Design arbiter_puf, start of the top module:
module arbiter_puf #(parameter challenge_size = 8, response_width = 24)
					(input logic [challenge_size-1 : 0] challenge,
					input logic clk, reset,
					output logic [response_width-1 : 0] response);
clock: 2.15 ns
lec_check: 0
cap_margin: 20
core_aspect_ratio: 0.72
core_margin: 2
core_utilization: 72
cts_cluster_size: 57
hold_slack_margin: 0.29
place_density_lb_addon: 0.0
setup_slack_margin: 0.62
slew_margin: 20
run.sh (not shown) runs the stock make flow with config.mk's settings and CLKGATE_MAP_FILE=.
==> next run, changes <==
- CAP_MARGIN: 20 -> 0
Utilization stays the same.
Worst hold slack is unchanged.
Critical path depth does not change.
Sequential power is about the same.
Non-clock buffer count does not change.
Clock-buffer cell count stays the same.
Final area stays the same.
Worst setup slack does not change.
==> next run, changes <==
- CAP_MARGIN: 0 -> 20
- CORE_ASPECT_RATIO: 0.72 -> default
- CTS_CLUSTER_DIAMETER: default -> 359
- CTS_CLUSTER_SIZE: 57 -> 19
- HOLD_SLACK_MARGIN: 0.29 -> default
Via count drops by 2.3%.
Global-route usage is lower by 0.74 points.
Worst setup slack improved by 0.021 ns.
Total power is lower by 17%.
Design area shrinks by 2.8%.
Clock power falls by 36%.

## north
arbiter_puf again, from the RTL that the note above started with.
clock: 2.74 ns
lec_check: 0
cap_margin: 35
cell_pad_in_sites_detail_placement: 0
cell_pad_in_sites_global_placement: 1
core_margin: 5
core_utilization: 64
cts_cluster_size: 70
gpl_timing_driven: 1
max_routing_layer: met5
min_routing_layer: met1
setup_slack_margin: 0.67
slew_margin: 20
north ran to completion and came out clean on the timing, DRC and antenna checks.
Input changes introduced in south (baseline for comparison: north):
Settings: swapping 35 for 15 in CAP_MARGIN; swapping 1 for 0 in CELL_PAD_IN_SITES_GLOBAL_PLACEMENT; swapping 5 for 2 in CORE_MARGIN; swapping 64 for 72 in CORE_UTILIZATION; putting PLACE_DENSITY_LB_ADDON at 0.0 where nothing was set; swapping 2.74 for 2.26 in the clock period (ns, I/O delays scaled along).
## What came out
Overall die area (south vs. north) decreases by more than 10%. Cmp south vs north: delay contributed by the slowest stage of the critical path lower in south. Total length of routed wires on south is up relative to north. north and south ended up with roughly the same sequential cell count. Diff north -> south: logic depth of the worst path, buffers included fell 4; worst vdd rail ir drop rose 26%. south vs. north: wire length of the first global-routing pass held, final standard cell area without fillers held, detailed placer's ending HPWL held. Going from north to south, the worst hold margin was found to have gone down by 100 ps. Delta(sum of met2 wire segment lengths after detailed routing, south - north) > 0.
Input-level comparison between east and south:
Settings: setting ABC_AREA to 0 for the first time; removing SETUP_SLACK_MARGIN (formerly 0.67); changing CTS_CLUSTER_SIZE from 70 to 58; changing CORE_UTILIZATION from 72 to 71; removing PLACE_DENSITY_LB_ADDON (formerly 0.0); changing CAP_MARGIN from 15 to 35; changing the clock period (ns, I/O delays scaled along) from 2.26 to 5.07.
--- outcome ---
south → east: share of the clock period used by the worst path after layout down 29 points, final area fell about 0.6%. Reported for east and south, final tally of setup violations turned out identical to the last digit. Summary of east over south: instance count along the most critical hold path decreased 1; smallest setup slack after layout rose 1900 ps; area growth from synthesis to final layout fell 0.66 points. Maximum number of pins on one net before global-route repair (south / east): 0.71. Delta (east minus south): fraction of the mapped netlist area in adder cells held; leakage power now sits lower.
## Diff of input files: west against east
Settings: swapping 35 for 15 in CAP_MARGIN; swapping 20 for 40 in SLEW_MARGIN; clearing ABC_AREA, which used to be 0; swapping 71 for 72 in CORE_UTILIZATION; swapping 58 for 70 in CTS_CLUSTER_SIZE; putting PLACE_DENSITY_LB_ADDON at 0.0 where nothing was set; putting SETUP_SLACK_MARGIN at 0.63 where nothing was set; swapping 5.07 for 2.15 in the clock period (ns, I/O delays scaled along).
==> results <==
- west vs east — total of fill cells in the finished design dropped by a few percent
- Logic gate share of total power, east and west, lower one = east.
- On die size: west sits below east.
- On west: depth of the worst register-to-register path is 2 higher than what east gave.
- When the final numbers for east and west were put side by side, the normalized max-slew margin turned out to be greater in west.
- Total of clock buffers placed in the layout delta for west relative to east: 19 lower
- Cell area, east and west, lower one = east.
- Looking at wire length, west sits 4.4% above east.
- [diff] setup slack on the worst flop-to-flop path, west relative to east: regression
- For the first-iteration DRC count, west came in about 3.5% lower than east did.
- Setup slack, east and west: smaller value in west

Starting RTL as in the previous note.
==> flow/design.v (excerpt) <==
module arbiter_puf #(parameter challenge_size = 8, response_width = 24)
					(input logic [challenge_size-1 : 0] challenge,
					input logic clk, reset,
					output logic [response_width-1 : 0] response);
==> flow/config.mk <==
export PLATFORM = sky130hd
export DESIGN_NAME = arbiter_puf
export DESIGN_NICKNAME = arbiter_puf
export VERILOG_FILES = /design/flow/design.v
export SDC_FILE = /design/flow/constraint.sdc
export NUM_CORES = 4
export LEC_CHECK = 0
export ABC_AREA = 0
export CAP_MARGIN = 35
export CELL_PAD_IN_SITES_DETAIL_PLACEMENT = 0
export CELL_PAD_IN_SITES_GLOBAL_PLACEMENT = 0
export CORE_MARGIN = 2
export CORE_UTILIZATION = 72
export CTS_CLUSTER_SIZE = 58
export GPL_TIMING_DRIVEN = 1
export MAX_ROUTING_LAYER = met5
export MIN_ROUTING_LAYER = met1
export SETUP_SLACK_MARGIN = -0.08
export SLEW_MARGIN = 20
==> flow/constraint.sdc <==
create_clock -name core_clock -period 5.07 [get_ports {clk}]
set_input_delay 1.0140 -clock core_clock [delete_from_list [all_inputs] [get_ports {clk}]]
set_output_delay 1.0140 -clock core_clock [all_outputs]
set_load 0.01 [all_outputs]
The first run finished clean.
Change:
--- a/flow/config.mk
+++ b/flow/config.mk
@@ -6,14 +6,13 @@
 export NUM_CORES = 4
 export LEC_CHECK = 0
-export ABC_AREA = 0
 export CAP_MARGIN = 35
 export CELL_PAD_IN_SITES_DETAIL_PLACEMENT = 0
 export CELL_PAD_IN_SITES_GLOBAL_PLACEMENT = 0
-export CORE_MARGIN = 2
+export CORE_MARGIN = 5
 export CORE_UTILIZATION = 72
-export CTS_CLUSTER_SIZE = 58
+export CTS_CLUSTER_SIZE = 70
 export GPL_TIMING_DRIVEN = 1
 export MAX_ROUTING_LAYER = met5
 export MIN_ROUTING_LAYER = met1
-export SETUP_SLACK_MARGIN = -0.08
+export SETUP_SLACK_MARGIN = 0.67
 export SLEW_MARGIN = 20
==> flow/constraint.sdc (replaced) <==
create_clock -name core_clock -period 2.25 [get_ports {clk}]
set_input_delay 0.4500 -clock core_clock [delete_from_list [all_inputs] [get_ports {clk}]]
set_output_delay 0.4500 -clock core_clock [all_outputs]
set_load 0.01 [all_outputs]
Outcome: The new run passed the timing, DRC and antenna checks. Total power came out higher by 120%. Final cell count came out higher by 0.45%. Die area went up by 2.3%.
Change:
--- a/flow/config.mk
+++ b/flow/config.mk
@@ -6,4 +6,5 @@
 export NUM_CORES = 4
 export LEC_CHECK = 0
+export ABC_AREA = 1
 export CAP_MARGIN = 35
 export CELL_PAD_IN_SITES_DETAIL_PLACEMENT = 0
@@ -11,8 +12,7 @@
 export CORE_MARGIN = 5
 export CORE_UTILIZATION = 72
-export CTS_CLUSTER_SIZE = 70
+export CTS_CLUSTER_SIZE = 58
 export GPL_TIMING_DRIVEN = 1
 export MAX_ROUTING_LAYER = met5
 export MIN_ROUTING_LAYER = met1
-export SETUP_SLACK_MARGIN = 0.67
 export SLEW_MARGIN = 20
==> flow/constraint.sdc (replaced) <==
create_clock -name core_clock -period 5.07 [get_ports {clk}]
set_input_delay 1.0140 -clock core_clock [delete_from_list [all_inputs] [get_ports {clk}]]
set_output_delay 1.0140 -clock core_clock [all_outputs]
set_load 0.01 [all_outputs]
Final area goes down by 0.40%.
Fmax decreases by 37%.
Count of clock-buffer cells in the layout rises by 13.
Total power shrinks by 55%.
Synthesized cell count is higher by 2.2%.
Worst setup slack improved by 1.7 ns.
Die size stays flat.
Change:
--- a/flow/config.mk
+++ b/flow/config.mk
@@ -11,8 +11,9 @@
 export CELL_PAD_IN_SITES_GLOBAL_PLACEMENT = 0
 export CORE_MARGIN = 5
-export CORE_UTILIZATION = 72
+export CORE_UTILIZATION = 69
 export CTS_CLUSTER_SIZE = 58
 export GPL_TIMING_DRIVEN = 1
 export MAX_ROUTING_LAYER = met5
 export MIN_ROUTING_LAYER = met1
+export SETUP_SLACK_MARGIN = -0.25
 export SLEW_MARGIN = 20
==> flow/constraint.sdc (replaced) <==
create_clock -name core_clock -period 5.82 [get_ports {clk}]
set_input_delay 1.1640 -clock core_clock [delete_from_list [all_inputs] [get_ports {clk}]]
set_output_delay 1.1640 -clock core_clock [all_outputs]
set_load 0.01 [all_outputs]
Flip-flop count is unchanged.
Setup slack improves by 0.89 ns.
Synthesized area is unchanged.
Sequential share of layout area stays flat.
Change:
--- a/flow/config.mk
+++ b/flow/config.mk
@@ -6,14 +6,13 @@
 export NUM_CORES = 4
 export LEC_CHECK = 0
-export ABC_AREA = 1
+export ABC_AREA = 0
 export CAP_MARGIN = 35
 export CELL_PAD_IN_SITES_DETAIL_PLACEMENT = 0
 export CELL_PAD_IN_SITES_GLOBAL_PLACEMENT = 0
-export CORE_MARGIN = 5
-export CORE_UTILIZATION = 69
+export CORE_MARGIN = 2
+export CORE_UTILIZATION = 70
 export CTS_CLUSTER_SIZE = 58
 export GPL_TIMING_DRIVEN = 1
 export MAX_ROUTING_LAYER = met5
 export MIN_ROUTING_LAYER = met1
-export SETUP_SLACK_MARGIN = -0.25
 export SLEW_MARGIN = 20
==> flow/constraint.sdc (replaced) <==
create_clock -name core_clock -period 5.07 [get_ports {clk}]
set_input_delay 1.0140 -clock core_clock [delete_from_list [all_inputs] [get_ports {clk}]]
set_output_delay 1.0140 -clock core_clock [all_outputs]
set_load 0.01 [all_outputs]
=>
- area after synthesis hardly moves
- total power rises by 14%
- final cell count falls by 1.5%
- utilization rises by 1.0 points
- wire length falls by about 4.6%
Change:
--- a/flow/config.mk
+++ b/flow/config.mk
@@ -6,13 +6,15 @@
 export NUM_CORES = 4
 export LEC_CHECK = 0
-export ABC_AREA = 0
-export CAP_MARGIN = 35
+export CAP_MARGIN = 20
 export CELL_PAD_IN_SITES_DETAIL_PLACEMENT = 0
 export CELL_PAD_IN_SITES_GLOBAL_PLACEMENT = 0
 export CORE_MARGIN = 2
-export CORE_UTILIZATION = 70
-export CTS_CLUSTER_SIZE = 58
+export CORE_UTILIZATION = 72
+export CTS_CLUSTER_SIZE = 70
 export GPL_TIMING_DRIVEN = 1
+export HOLD_SLACK_MARGIN = 0.29
 export MAX_ROUTING_LAYER = met5
 export MIN_ROUTING_LAYER = met1
+export PLACE_DENSITY_LB_ADDON = 0.0
+export SETUP_SLACK_MARGIN = 0.55
 export SLEW_MARGIN = 20
==> flow/constraint.sdc (replaced) <==
create_clock -name core_clock -period 2.15 [get_ports {clk}]
set_input_delay 0.4300 -clock core_clock [delete_from_list [all_inputs] [get_ports {clk}]]
set_output_delay 0.4300 -clock core_clock [all_outputs]
set_load 0.01 [all_outputs]
Outcome: The new run finished clean. Non-clock buffer count grows by 153. Final area grows by 0.79%. Worst hold slack improved by 0.14 ns.
Power is estimated from default activity; no workload was simulated.
